== trial 51 ==
==> flow/design.v (excerpt) <==
module TPU(
    clk,
    rst_n,
    in_valid,
    K,
    M,
    N,
    busy,
    A_wr_en,
    A_index,
    A_data_in,
    A_data_out,
    B_wr_en,
    B_index,
    B_data_in,
    B_data_out,
    C_wr_en,
    C_index,
    C_data_in,
    C_data_out
);
input               clk;
input               rst_n;
input               in_valid;
input [7:0]         K;
input [7:0]         M;
input [7:0]         N;
output reg          busy;
output reg          A_wr_en;
output reg [15:0]   A_index;
output reg [31:0]   A_data_in;
input      [31:0]   A_data_out;
output reg          B_wr_en;
output reg [15:0]   B_index;
output reg [31:0]   B_data_in;
input      [31:0]   B_data_out;
output reg          C_wr_en;
output reg [15:0]   C_index;
output reg [127:0]  C_data_in;
input      [127:0]  C_data_out;
integer i, j;
reg     done;
wire [7:0]      east_out[3:0][3:0];
wire [7:0]      south_out[3:0][3:0];
wire [127:0]    result[3:0];
reg [7:0]   A_data_reg [3:0][3:0];
reg [7:0]   B_data_reg [3:0][3:0];
reg [15:0]  counter;
reg [7:0]   K_reg, M_per_compute, M_reg, N_per_compute, N_reg;
reg [7:0]   M_div, M_mod, N_div, N_mod;
reg [7:0]   row_grp, col_grp;
PE P00(clk, rst_n, done, A_data_reg[0][0], B_data_reg[0][0], east_out[0][0], south_out[0][0], result[0][127:96]);
PE P01(clk, rst_n, done, east_out[0][0], B_data_reg[1][0], east_out[0][1], south_out[0][1], result[0][95:64]);
PE P02(clk, rst_n, done, east_out[0][1], B_data_reg[2][0], east_out[0][2], south_out[0][2], result[0][63:32]);
PE P03(clk, rst_n, done, east_out[0][2], B_data_reg[3][0], east_out[0][3], south_out[0][3], result[0][31:0]);
  ...
clock: 8.37 ns
lec_check: 0
cap_margin: 20
core_margin: 2
core_utilization: 71
cts_cluster_size: 32
max_routing_layer: met4
slew_margin: 20
run.sh (not shown) runs the stock make flow with config.mk's settings and CLKGATE_MAP_FILE=.
The flow for trial 51 finished, though final verification flagged setup timing.
Input-level comparison between build 3 and trial 51:
diff --git a/flow/config.mk b/flow/config.mk
--- a/flow/config.mk
+++ b/flow/config.mk
@@ -8,6 +8,4 @@
 export CAP_MARGIN = 20
 export CORE_MARGIN = 2
-export CORE_UTILIZATION = 71
-export CTS_CLUSTER_SIZE = 32
-export MAX_ROUTING_LAYER = met4
+export CORE_UTILIZATION = 19
 export SLEW_MARGIN = 20
==> flow/constraint.sdc <==
create_clock -name core_clock -period 9.85 [get_ports {clk}]
set_input_delay 1.9700 -clock core_clock [delete_from_list [all_inputs] [get_ports {clk}]]
set_output_delay 1.9700 -clock core_clock [all_outputs]
set_load 0.01 [all_outputs]
## What came out
Build 3 finished every step from synthesis to the final layout, and the layout passed the timing, DRC and antenna checks. Comparing maximum fanout along the worst path for trial 51 and build 3, the smaller number came from build 3. Measured against each other, trial 51 and build 3 differ in hold slack, the higher figure coming from build 3. Compare trial 51 and build 3 | overall power after layout lower: build 3. Summary — largest vdd supply drop, build 3 relative to trial 51: higher, by about 30%. Taking trial 51 as the reference point, the layout-stage area growth over the synthesis result of build 3 rises by 4.1 points.

========
Starting RTL as in the previous note.
Design TPU, start of the top module:
module TPU(
    clk,
    rst_n,
    in_valid,
    K,
    M,
    N,
    busy,
    A_wr_en,
    A_index,
    A_data_in,
    A_data_out,
    B_wr_en,
    B_index,
    B_data_in,
    B_data_out,
    C_wr_en,
    C_index,
    C_data_in,
    C_data_out
);
Settings: LEC_CHECK=0, CAP_MARGIN=20, CORE_MARGIN=2, CORE_UTILIZATION=40, SLEW_MARGIN=20; clock period 9.85 ns.
Edit:
CAP_MARGIN = 15   (was 20)
CORE_UTILIZATION = 72   (was 40)
CTS_CLUSTER_SIZE = 32   (was unset)
SETUP_SLACK_MARGIN = 1.22   (was unset)
clock period = 6.84 ns   (was 9.85 ns; I/O delays follow)
With this change the flow finished but fails on setup timing.
Cell count is lower by a little under a tenth.
Total power is higher by well over a third.
Count of clock-buffer cells in the layout is lower by 19.
Critical path depth is higher by 2.
Setup slack is worse by 1.4 ns.
Combinational power is higher by well over a third.
Routed wire length is higher by a few percent.
Flip-flop count stays the same.
Edit:
ABC_AREA = 1   (was unset)
CAP_MARGIN = 20   (was 15)
CTS_CLUSTER_SIZE = 21   (was 32)
PLACE_DENSITY_LB_ADDON = 0.16   (was unset)
SETUP_SLACK_MARGIN = 0.37   (was 1.22)
clock period = 2.43 ns   (was 6.84 ns; I/O delays follow)
Outcome:
- The new run died in 5_1_grt (GRT-0232)
- die area increases by 2.5%
- synthesized cell count increases by 29%
- area after synthesis increases by 2.5%
Edit:
ABC_AREA = unset   (was 1)
CORE_UTILIZATION = 11   (was 72)
CTS_CLUSTER_SIZE = unset   (was 21)
PLACE_DENSITY_LB_ADDON = unset   (was 0.16)
SETUP_SLACK_MARGIN = unset   (was 0.37)
clock period = 12.8 ns   (was 2.43 ns; I/O delays follow)
Result:
- This time the run completed with no timing, DRC or antenna violations
- die size came out higher to 6.3 times its value
- synthesized cell count came out lower by 23%
- synthesized area came out lower by 2.4%
Edit:
CELL_PAD_IN_SITES_GLOBAL_PLACEMENT = 1   (was unset)
CORE_ASPECT_RATIO = 1.78   (was unset)
CORE_UTILIZATION = 40   (was 11)
GPL_ROUTABILITY_DRIVEN = 0   (was unset)
GPL_TIMING_DRIVEN = 0   (was unset)
clock period = 10.0 ns   (was 12.8 ns; I/O delays follow)
=> Via count climbs by 2.5%; flip-flop count stays the same; final area drops by 7.7%; setup slack got worse by 1.2 ns; utilization climbs by 32 points; count of clock-buffer cells in the layout drops by 32.
Edit:
ABC_AREA = 1   (was unset)
CAP_MARGIN = 15   (was 20)
CELL_PAD_IN_SITES_GLOBAL_PLACEMENT = unset   (was 1)
CORE_ASPECT_RATIO = unset   (was 1.78)
CORE_UTILIZATION = 72   (was 40)
CTS_CLUSTER_DIAMETER = 397   (was unset)
GPL_ROUTABILITY_DRIVEN = unset   (was 0)
GPL_TIMING_DRIVEN = unset   (was 0)
MAX_ROUTING_LAYER = met4   (was unset)
clock period = 5.47 ns   (was 10.0 ns; I/O delays follow)
The changed run completed and failed the layout checks on setup timing.
Final area is higher by a few percent.
Die size is lower by well over a third.
Sequential share of layout area is lower by 1.3 points.
Routed wire length is lower by a few percent.
Clock power is higher by well over a third.
Total power is higher by roughly a tenth.
Sequential power is higher by well over a third.
Via count is higher by a quarter to a third.
Global-route usage is higher by 18 points.
Non-clock buffer count is higher by 88.
Area after synthesis is higher by a few percent.
Power figures rest on the tool's default switching activity, not on a simulated workload.
